== job 7642 ==
==> flow/design.v (excerpt) <==
module mips(clk, rstb, mem_wr_data, mem_addr, mem_rd_data, mem_wr_ena, PC);
For scale: about 8400 cells after synthesis, about 130 I/O pins.
==> flow/config.mk <==
export PLATFORM = sky130hd
export DESIGN_NAME = mips
export DESIGN_NICKNAME = mips
export VERILOG_FILES = /design/flow/design.v
export SDC_FILE = /design/flow/constraint.sdc
export NUM_CORES = 4
export LEC_CHECK = 0
export CAP_MARGIN = 40
export CELL_PAD_IN_SITES_DETAIL_PLACEMENT = 1
export CORE_ASPECT_RATIO = 0.74
export CORE_MARGIN = 7
export CORE_UTILIZATION = 19
export CTS_CLUSTER_DIAMETER = 216
export CTS_CLUSTER_SIZE = 79
export GPL_ROUTABILITY_DRIVEN = 1
export GPL_TIMING_DRIVEN = 0
export HOLD_SLACK_MARGIN = 0.11
export MAX_ROUTING_LAYER = met4
export MIN_ROUTING_LAYER = met2
export PLACE_DENSITY_LB_ADDON = 0.08
export SETUP_SLACK_MARGIN = 1.83
export SLEW_MARGIN = 5
export TNS_END_PERCENT = 80
==> flow/constraint.sdc <==
create_clock -name core_clock -period 7.24 [get_ports {clk}]
set_input_delay 1.4480 -clock core_clock [delete_from_list [all_inputs] [get_ports {clk}]]
set_output_delay 1.4480 -clock core_clock [all_outputs]
set_load 0.01 [all_outputs]
run.sh (not shown) runs the stock make flow with config.mk's settings and CLKGATE_MAP_FILE=.
Job 7642 is listed as incomplete: the tool reported an error in global routing (5_1_grt) and the run ended there.
Input-level comparison between job 8359 and job 7642:
Settings: GPL_ROUTABILITY_DRIVEN removed (was 1); CORE_UTILIZATION changed from 19 to 40; CELL_PAD_IN_SITES_DETAIL_PLACEMENT removed (was 1); SETUP_SLACK_MARGIN removed (was 1.83); MIN_ROUTING_LAYER removed (was met2); CORE_ASPECT_RATIO removed (was 0.74); CAP_MARGIN changed from 40 to 20; GPL_TIMING_DRIVEN removed (was 0); HOLD_SLACK_MARGIN removed (was 0.11); SLEW_MARGIN changed from 5 to 20; MAX_ROUTING_LAYER removed (was met4); PLACE_DENSITY newly set to 0.6; CORE_MARGIN changed from 7 to 2; PLACE_DENSITY_LB_ADDON removed (was 0.08); TNS_END_PERCENT removed (was 80); CTS_CLUSTER_DIAMETER removed (was 216); CTS_CLUSTER_SIZE removed (was 79); the clock period (ns, I/O delays scaled along) changed from 7.24 to 12.8.
Notes after the runs:
Area after synthesis: job 8359 vs job 7642 identical
As far as fraction of the mapped netlist area in simple logic gates goes, job 7642 and job 8359 are indistinguishable; the numbers are identical.
Job 8359 ends up with lower total placed cells including tap cells than job 7642 does.
Side by side, post-cts repair resize count turned out lower in job 8359 than in job 7642.
Job 7642 did not make it past global routing (5_1_grt), where a tool error ended it.
Job 8359 completed end to end with timing, DRC and antenna clean.
Note that the placed instance area recorded for job 7642 amounts to 1.12 times the value seen in job 8359.
Going from job 7642 to job 8359, the die area was shrunk.
Job 8359 gives more depth of the CTS H-tree than job 7642 did.
Of job 7642 and job 8359, the run reporting the lower area of the core region was job 8359.
Input changes introduced in job 6765 (baseline for comparison: job 8359):
Settings: a change of CORE_UTILIZATION from 40 to 66; an added MAX_ROUTING_LAYER of met4; a deleted PLACE_DENSITY that had been 0.6; an added SETUP_SLACK_MARGIN of 1.87; an added CTS_CLUSTER_DIAMETER of 104; a change of the clock period (ns, I/O delays scaled along) from 12.8 to 10.5.
Results
Job 6765 did not finish; a tool error ended it in global routing (5_1_grt). In the reports for job 6765 and job 8359, the smaller pre-CTS worst setup slack belongs to job 6765. Share of synthesized area spent on multiplexers: job 8359 vs job 6765 identical. Cell area reported after detailed placement (higher): job 6765. Reported for job 6765 and job 8359, register bit count reported by yosys turned out identical to the last digit. Higher overall die width among job 6765 and job 8359: job 8359. Changes observed in job 6765 relative to job 8359: clock tree buffer depth did not really move; area fraction in compound gates did not really move; post-CTS setup repair buffer count went up; die area went down.
For job 6564, these inputs were changed with respect to job 6765:
Settings: swapping 104 for 123 in CTS_CLUSTER_DIAMETER; clearing SETUP_SLACK_MARGIN, which used to be 1.87; putting PLACE_DENSITY at 0.6 where nothing was set; swapping 10.5 for 8.99 in the clock period (ns, I/O delays scaled along).
### Flow results
- Job 6564 did not run to completion, as it errored out during global routing (5_1_grt).
- STATUS placed wire-length estimate: job 6564 loses against job 6765
- Post-cts sizing count: lower on job 6765
- Taking job 6765 as the reference point, the area after detailed placement of job 6564 rises by about 1.4%.
- Job 6564 against job 6765: pre-CTS setup slack went down 1640 ps, post-synthesis cell area held.
## Diff of input files: job 5842 against job 6564
Settings: changing CORE_UTILIZATION from 66 to 58; removing MAX_ROUTING_LAYER (formerly met4); setting SETUP_SLACK_MARGIN to 1.87 for the first time; removing CTS_CLUSTER_DIAMETER (formerly 123); removing PLACE_DENSITY (formerly 0.6); setting TNS_END_PERCENT to 5 for the first time; changing the clock period (ns, I/O delays scaled along) from 8.99 to 7.19.
[summary]
On total number of placement rows: between job 6564 and job 5842, it ends up higher for job 5842.
Job 5842 finished every stage; the final checks, however, were not passed, the failures being negative setup slack.
Job 5842 ends up with lower total setup buffers inserted after CTS than job 6564 does.
Re simple logic cell fraction of the synthesized area: no difference whatsoever between job 5842 and job 6564.
Job 5842 ends up with lower total of cells resized after clock tree synthesis than job 6564 does.

========
## job 301
Starting RTL as in the previous note.
==> flow/config.mk <==
export PLATFORM = sky130hd
export DESIGN_NAME = mips
export DESIGN_NICKNAME = mips
export VERILOG_FILES = /design/flow/design.v
export SDC_FILE = /design/flow/constraint.sdc
export NUM_CORES = 4
export LEC_CHECK = 0
export CAP_MARGIN = 20
export CELL_PAD_IN_SITES_GLOBAL_PLACEMENT = 3
export CORE_ASPECT_RATIO = 0.94
export CORE_MARGIN = 2
export CORE_UTILIZATION = 40
export GPL_TIMING_DRIVEN = 0
export MAX_ROUTING_LAYER = met5
export PLACE_DENSITY_LB_ADDON = 0.3
export SETUP_SLACK_MARGIN = 1.09
export SLEW_MARGIN = 25
export TNS_END_PERCENT = 35
==> flow/constraint.sdc <==
create_clock -name core_clock -period 23.0 [get_ports {clk}]
set_input_delay 4.6000 -clock core_clock [delete_from_list [all_inputs] [get_ports {clk}]]
set_output_delay 4.6000 -clock core_clock [all_outputs]
set_load 0.01 [all_outputs]
Job 301: no failed stages, no open violations at the end
Inputs modified between job 301 and job 9053:
==> flow/config.mk <==
export PLATFORM = sky130hd
export DESIGN_NAME = mips
export DESIGN_NICKNAME = mips
export VERILOG_FILES = /design/flow/design.v
export SDC_FILE = /design/flow/constraint.sdc
export NUM_CORES = 4
export LEC_CHECK = 0
export CAP_MARGIN = 20
export CORE_MARGIN = 2
export CORE_UTILIZATION = 65
export MAX_ROUTING_LAYER = met4
export SETUP_SLACK_MARGIN = 1.87
export SLEW_MARGIN = 20
export TNS_END_PERCENT = 5
==> flow/constraint.sdc <==
create_clock -name core_clock -period 11.3 [get_ports {clk}]
set_input_delay 2.2600 -clock core_clock [delete_from_list [all_inputs] [get_ports {clk}]]
set_output_delay 2.2600 -clock core_clock [all_outputs]
set_load 0.01 [all_outputs]
Results
- The flow ran to completion for all of job 301 and job 9053 but job 9053, which stopped partway.
- Job 9053: it failed during 5_1_grt, and the tool reported GRT-0116.
- Going from job 301 to job 9053, pre-CTS worst setup slack lower; port buffer count roughly the same; fraction of synthesis flops using an asynchronous set or reset pin roughly the same; count of placed standard cells including taps lower.
- Going from job 301 to job 9053, the width of the die was found to have gone down by 24%.
- Reported for job 301 and job 9053, number of instances in the synthesized netlist turned out identical to the last digit.
- Die size: job 9053 is under job 301
- Taking job 9053 as 1.0, job 301 lands at 1.12 on half-perimeter wire length of the detailed placement result.
Here is what was changed in the inputs of job 7217 compared with job 9053.
--- a/flow/config.mk
+++ b/flow/config.mk
@@ -8,7 +8,7 @@
 export CAP_MARGIN = 20
 export CORE_MARGIN = 2
-export CORE_UTILIZATION = 65
-export MAX_ROUTING_LAYER = met4
-export SETUP_SLACK_MARGIN = 1.87
+export CORE_UTILIZATION = 58
+export PLACE_DENSITY = 0.6
+export SETUP_SLACK_MARGIN = 1.35
 export SLEW_MARGIN = 20
 export TNS_END_PERCENT = 5
==> flow/constraint.sdc <==
create_clock -name core_clock -period 7.25 [get_ports {clk}]
set_input_delay 1.4500 -clock core_clock [delete_from_list [all_inputs] [get_ports {clk}]]
set_output_delay 1.4500 -clock core_clock [all_outputs]
set_load 0.01 [all_outputs]
Findings:
- The flow completed for job 7217, but it is not clean: the layout still shows setup timing.
- Measured against each other, job 9053 and job 7217 differ in number of placed cells counting well taps, the higher figure coming from job 7217.
- Job 9053 has a higher post-cts repair resize count than job 7217.
- Summary of job 7217 over job 9053: flip-flop and latch count after synthesis shows no meaningful change, detailed placer's ending HPWL shows a reduction of 29 mm.
- Higher floorplan core density goes to job 9053 over job 7217.
- As of job 7217, count of standard-cell rows had risen by a few percent compared to job 9053.
- Looking at area of the core across job 9053 and job 7217, the one that comes out higher is job 7217.
- Comparing job 7217 against job 9053, there is no change at all in count of input and output buffers.
- Max die size across job 9053 and job 7217: job 7217
Changes in job 5412 relative to job 7217:
--- a/flow/config.mk
+++ b/flow/config.mk
@@ -8,7 +8,4 @@
 export CAP_MARGIN = 20
 export CORE_MARGIN = 2
-export CORE_UTILIZATION = 58
-export PLACE_DENSITY = 0.6
-export SETUP_SLACK_MARGIN = 1.35
+export CORE_UTILIZATION = 66
 export SLEW_MARGIN = 20
-export TNS_END_PERCENT = 5
==> flow/constraint.sdc <==
create_clock -name core_clock -period 10.5 [get_ports {clk}]
set_input_delay 2.1000 -clock core_clock [delete_from_list [all_inputs] [get_ports {clk}]]
set_output_delay 2.1000 -clock core_clock [all_outputs]
set_load 0.01 [all_outputs]
==> comparison <==
Job 5412 never completed; the flow aborted with a tool error in 5_1_grt. Cell area after placement, job 7217 and job 5412: lower on job 5412. Job 5412 ended up with a higher worst setup slack before clock tree synthesis than job 7217 did. Looking at initial core utilization, job 5412 sits 7.9 points above job 7217. Re count of placed standard cells including taps: job 5412 is 6.4% down on job 7217.
